==> inputs of job 3050 <==
==> flow/design.v <==
module  CONV(
	input		clk,
	input		reset,
	output	reg	busy,	
	input		ready,	
	output	reg [11:0]	iaddr,
	input	signed [19:0] idata,	
	output	 reg cwr,
	output	 reg [11:0]	caddr_wr,
	output	 reg [19:0]	cdata_wr,
	output	 reg	crd,
	output	 reg [11:0]	caddr_rd,
	input	 [19:0]	cdata_rd,
	output reg 	[2:0] 	csel
	);
	reg [11:0] image_addr;
	reg [11:0] L1_image_addr;
	reg [9:0] L1_write_addr;
	wire [11:0] L1_image_addr1;
	wire [11:0] L1_image_addr2;
	wire [11:0] L1_image_addr3;
	wire [11:0] image_addr1;
	wire [11:0] image_addr2;
	wire [11:0] image_addr3;
	wire [11:0] image_addr4;
	wire [11:0] image_addr5;
	wire [11:0] image_addr6;
	wire [11:0] image_addr7;
	wire [11:0] image_addr8;
	reg [2:0] state , next_state;
	reg [3:0] kernel_count;
	reg signed	[19:0] ker;
	reg signed [19:0] cdata_max;
	reg signed [39:0] gray_data;
	reg signed [39:0] L0_conv_data;
	wire signed [39:0] L0_round_data;
	wire signed [19:0] L0_relu_data;
	wire zero_padding;
	parameter  INIT = 3'b000 ;
	parameter  L0_READ = 3'b001 ;
	parameter  RELU = 3'b010 ;
	parameter  L0_WRITE = 3'b011 ;
	parameter  L1_INIT = 3'b100 ;
	parameter  L1_READ = 3'b101 ;
	parameter  L1_WRITE = 3'b110 ;
	parameter  FINISH = 3'b111 ;
always @(posedge clk or posedge reset) begin
	if (reset) begin
		state <= INIT;
	end
	else begin
		state <= next_state;
	end
end
always@(*)begin
    case (state)
        INIT:begin
			if(ready) next_state =  L0_READ;
            else next_state = INIT;
		end 
        L0_READ :begin
			if(kernel_count == 4'd10) next_state = RELU;
			else next_state = L0_READ;
		end 
		RELU :begin
			next_state = L0_WRITE;
		end 
		L0_WRITE: begin
			if(image_addr == 12'd4095) next_state = L1_INIT;
			else next_state = L0_READ;
		end
		L1_INIT: begin
			 next_state = L1_READ;
		end
		L1_READ: begin
			 if(kernel_count ==  4'd6) next_state = L1_WRITE;
			 else next_state = L1_READ;
		end
		L1_WRITE: begin
			 if(L1_write_addr == 10'd1023) next_state = FINISH;
			 else next_state = L1_READ;
		end
		FINISH: begin
			 next_state = FINISH;
		end
        default: begin
			next_state = FINISH;
		end
    endcase
end
always @(*) begin
    case (state)
        INIT: begin
                busy = 0;
				cwr =  0;
				csel = 3'b000;
				crd = 0;
        end 
        L0_READ: begin
                busy = 1;
				cwr =  0;
				csel = 3'b000;
				crd = 0; 
        end
		RELU: begin
				busy = 1;
				cwr =  0;
				csel = 3'b000;
				crd = 0;
		end
		L0_WRITE: begin
				busy = 1;
				cwr =  1;
				csel = 3'b001;
				crd = 0;
		end
		L1_INIT:begin
				busy = 1;
				cwr =  0;
				csel = 3'b000;
				crd = 0;
		end
		L1_READ:begin
				busy = 1;
				cwr =  0;
				csel = 3'b001;
				crd =  1;
		end
		L1_WRITE:begin
				busy = 1;
				cwr =  1;
				csel = 3'b011;
				crd =  0;
		end
        FINISH: begin
                busy = 0;
				cwr =  0;
				csel = 3'b000;
				crd = 0;
        end
        default: begin
                busy = 0;
				cwr =  0;
				csel = 3'b000;
				crd = 0;
		end
    endcase
end
always @(posedge clk) begin
	if(state == INIT) begin
		image_addr <= 12'b0;
	end
	else if(state == L0_WRITE ) begin
		image_addr <= image_addr + 1;
	end
end
assign image_addr1 = image_addr-12'b000001000001;
assign image_addr2 = image_addr1+12'b000000000001;
assign image_addr3 = image_addr2+12'b000000000001;
assign image_addr4 = image_addr-12'b000000000001;
assign image_addr5 = image_addr+12'b000000000001;
assign image_addr6 = image_addr+12'b000000111111;
assign image_addr7 = image_addr6+12'b000000000001;
assign image_addr8 = image_addr7+12'b000000000001;
always @(posedge clk ) begin
	case (kernel_count)
		4'd0: 	iaddr <= image_addr;
		4'd1: 	iaddr <= image_addr1;
		4'd2: 	iaddr <= image_addr2;
		4'd3:	iaddr <= image_addr3;
		4'd4:	iaddr <= image_addr4;
		4'd5:	iaddr <= image_addr5;
		4'd6:	iaddr <= image_addr6;
		4'd7:	iaddr <= image_addr7;
		4'd8:	iaddr <= image_addr8;
		default: begin
		end
	endcase
end
assign zero_padding = 	 ((image_addr[11:6] == 6'b000000) && (kernel_count==4'd2||kernel_count==4'd3||kernel_count==4'd4))
						||((image_addr[11:6] == 6'b111111) && (kernel_count==4'd7||kernel_count==4'd8||kernel_count==4'd9))
						||((image_addr[5:0] == 6'b000000) && (kernel_count==4'd2||kernel_count==4'd5||kernel_count==4'd7))
						||((image_addr[5:0]	== 6'b111111) && (kernel_count==4'd4||kernel_count==4'd6||kernel_count==4'd9));
always@(*) begin
	if(reset) begin
		ker = 20'HF8F71;
	end
	else begin
		case (kernel_count)
			4'd1:	ker = 20'HF8F71;
			4'd2:	ker = 20'H0A89E;
			4'd3:	ker = 20'H092D5;
			4'd4:	ker = 20'H06D43;
			4'd5:	ker = 20'H01004;
			4'd6:	ker = 20'HF6E54;
			4'd7:	ker = 20'HFA6D7;
			4'd8:	ker = 20'HFC834;
			4'd9:	ker = 20'HFAC19;
			default:ker = 20'H00000;
		endcase
	end
end
always @(posedge clk) begin
	if(state == INIT) begin
		gray_data <= 20'sb0;
	end
	else if(state == L0_READ ) begin
		case (kernel_count)
			4'd1: 	gray_data  <= (zero_padding)?20'sb0:idata*ker;
			4'd2: 	gray_data  <= (zero_padding)?20'sb0:idata*ker;
			4'd3:	gray_data  <= (zero_padding)?20'sb0:idata*ker;
			4'd4:	gray_data  <= (zero_padding)?20'sb0:idata*ker;
			4'd5:	gray_data  <= (zero_padding)?20'sb0:idata*ker;
			4'd6:	gray_data  <= (zero_padding)?20'sb0:idata*ker;
			4'd7:	gray_data  <= (zero_padding)?20'sb0:idata*ker;
			4'd8:	gray_data  <= (zero_padding)?20'sb0:idata*ker; 
			4'd9: 	gray_data  <= (zero_padding)?20'sb0:idata*ker;
			default: begin
				gray_data  <= 20'sb0;
			end
		endcase
	end
end
always @(posedge clk) begin
	if(state == INIT || state == RELU || state == L1_WRITE) begin
		kernel_count <= 4'b0;
	end
	else if(state == L0_READ ) begin
		kernel_count <= kernel_count + 1;
	end
	else if (state == L1_READ)begin
		kernel_count <= kernel_count + 1;
	end
end
always@(posedge clk or posedge reset) 
begin
	if(reset) begin
		L0_conv_data <= 0;
    end else if (state == L0_WRITE) begin 
        L0_conv_data <= 0;       
    end else begin 
        L0_conv_data <= L0_conv_data + gray_data;
    end
end
assign L0_round_data = (state == RELU && L0_conv_data[15] ) ? 
						(L0_conv_data+40'h0013110000):(L0_conv_data+40'h0013100000);
assign L0_relu_data =  (L0_round_data>0) ? L0_round_data[35:16] :20'b0; 
always @(posedge clk or posedge reset) begin
	if(reset)begin
		cdata_wr <= 0;
	end
	else begin
		case (state)
			INIT:		cdata_wr <= 0;
			L0_READ:	cdata_wr <= 0;
			RELU:		cdata_wr <= L0_relu_data;
			L0_WRITE:	cdata_wr <= cdata_wr;
			L1_INIT:	cdata_wr <= 0;
			L1_READ:	cdata_wr <= (kernel_count == 4'd6)?cdata_max:0;
			L1_WRITE:	cdata_wr <= 0;
			FINISH: 	cdata_wr <= 0;
			default: 	cdata_wr <= 0;
		endcase
	end
end
always @(posedge clk or posedge reset) begin
	if(reset)begin
		caddr_wr <= 0;
	end
	else begin
		case (state)
			INIT:		caddr_wr <= image_addr;
			L0_READ:	caddr_wr <= image_addr;
			RELU:		caddr_wr <= image_addr;
			L0_WRITE:	caddr_wr <= image_addr;
			L1_INIT:	caddr_wr <= L1_write_addr;
			L1_READ:	caddr_wr <= L1_write_addr;
			L1_WRITE:	caddr_wr <= L1_write_addr;
			FINISH: 	caddr_wr <= 0;
			default: 	begin
			end
		endcase
	end
end
always @(posedge clk or posedge reset) begin
	if (reset) begin
		L1_image_addr <=12'b0; 
	end
	else if(state == L1_WRITE) begin
		if(L1_image_addr[5:0] == 6'b111110)
			L1_image_addr <= L1_image_addr +12'b000001000010;
		else 
			L1_image_addr <= L1_image_addr +12'b000000000010;	
	end
end
assign L1_image_addr1 = L1_image_addr + 12'd1;
assign L1_image_addr2 = L1_image_addr + 12'd64;
assign L1_image_addr3 = L1_image_addr + 12'd65;
always @(posedge clk or posedge reset) begin
	if (reset) begin
		L1_write_addr <= 10'b0;
	end
	else if (state == L1_WRITE)begin
		L1_write_addr <= L1_write_addr +1;
	end
end
always@(posedge clk or posedge reset) begin
	if(reset) begin
		caddr_rd <= 12'b0;
	end
	else if (state == L1_READ)begin
		case (kernel_count)
			4'd1:	caddr_rd  <= L1_image_addr;
			4'd2:	caddr_rd  <= L1_image_addr1;
			4'd3:	caddr_rd  <= L1_image_addr2;
			4'd4:	caddr_rd  <= L1_image_addr3;
			default: caddr_rd <=  12'b0;
		endcase
	end
end
always@(posedge clk or posedge reset)begin
	if(reset) begin
		cdata_max <= 20'b0;
	end
	else if(state == L1_READ)begin
		case (kernel_count)
			4'd0:  	cdata_max  <= 20'b0;
			4'd1:  	cdata_max  <= 20'b0;
			4'd2:	cdata_max  <= (cdata_max >= cdata_rd)?cdata_max:cdata_rd;
			4'd3:	cdata_max  <= (cdata_max >= cdata_rd)?cdata_max:cdata_rd;
			4'd4:	cdata_max  <= (cdata_max >= cdata_rd)?cdata_max:cdata_rd;
			4'd5:	cdata_max  <= (cdata_max >= cdata_rd)?cdata_max:cdata_rd;
			default: begin
			end
		endcase
	end
end
endmodule
==> flow/run.sh <==
#!/bin/bash
# the make line also repeats each setting of config.mk as NAME=value (left out here)
make -C /OpenROAD-flow-scripts/flow DESIGN_CONFIG=/design/flow/config.mk WORK_HOME=/design/flow/orfs CLKGATE_MAP_FILE= finish
==> flow/config.mk <==
export PLATFORM = sky130hd
export DESIGN_NAME = CONV
export DESIGN_NICKNAME = CONV
export VERILOG_FILES = /design/flow/design.v
export SDC_FILE = /design/flow/constraint.sdc
export NUM_CORES = 4
export LEC_CHECK = 0
export ABC_AREA = 1
export CAP_MARGIN = 30
export CELL_PAD_IN_SITES_DETAIL_PLACEMENT = 0
export CORE_ASPECT_RATIO = 0.74
export CORE_MARGIN = 4
export CORE_UTILIZATION = 70
export CTS_CLUSTER_DIAMETER = 38
export CTS_CLUSTER_SIZE = 76
export GPL_ROUTABILITY_DRIVEN = 0
export PLACE_DENSITY_LB_ADDON = 0.06
export SLEW_MARGIN = 20
export TNS_END_PERCENT = 80
==> flow/constraint.sdc <==
create_clock -name core_clock -period 6.78 [get_ports {clk}]
set_input_delay 1.3560 -clock core_clock [delete_from_list [all_inputs] [get_ports {clk}]]
set_output_delay 1.3560 -clock core_clock [all_outputs]
set_load 0.01 [all_outputs]
==> job 7244: changes against job 3050 <==
Settings changed: ABC_AREA 1 to unset, CAP_MARGIN 30 to 20, CELL_PAD_IN_SITES_DETAIL_PLACEMENT 0 to 1, CORE_ASPECT_RATIO 0.74 to 1.51, CORE_MARGIN 4 to 2, CORE_UTILIZATION 70 to 35, CTS_CLUSTER_SIZE 76 to unset, GPL_ROUTABILITY_DRIVEN 0 to unset, PLACE_DENSITY set to 0.61, PLACE_DENSITY_LB_ADDON 0.06 to unset, TNS_END_PERCENT 80 to 10.
==> out/results.tsv <==
metric	value	unit
outcome	failed layout checks	
failed_checks	negative setup slack	
chip_area	82990	µm²
post-route-worst-setup-slack	-814.2	ps
finalSetupViolCount	26	
area_leaders	sky130_fd_sc_hd__fa_1 (29%), sky130_fd_sc_hd__dfrtp_1 (11%), sky130_fd_sc_hd__ha_1 (8.6%), sky130_fd_sc_hd__inv_1 (7.4%), sky130_fd_sc_hd__dfxtp_1 (5.2%)	
(the above is from job 7244)
==> out/results.tsv <==
metric	value	unit
cts.path.max_buffers	3	
outcome	aborted with a tool error	
post_cts_resize_count	294	
floorplan.die.height	183.1	µm
stop_stage	5_1_grt	
chip_area	44810	µm²
mappedNetlistArea	29020	µm²
area_leaders	sky130_fd_sc_hd__fa_1 (28%), sky130_fd_sc_hd__dfrtp_1 (11%), sky130_fd_sc_hd__inv_1 (10%), sky130_fd_sc_hd__ha_1 (8.3%), sky130_fd_sc_hd__nand2_1 (8.2%)	
(the above is from job 3050)
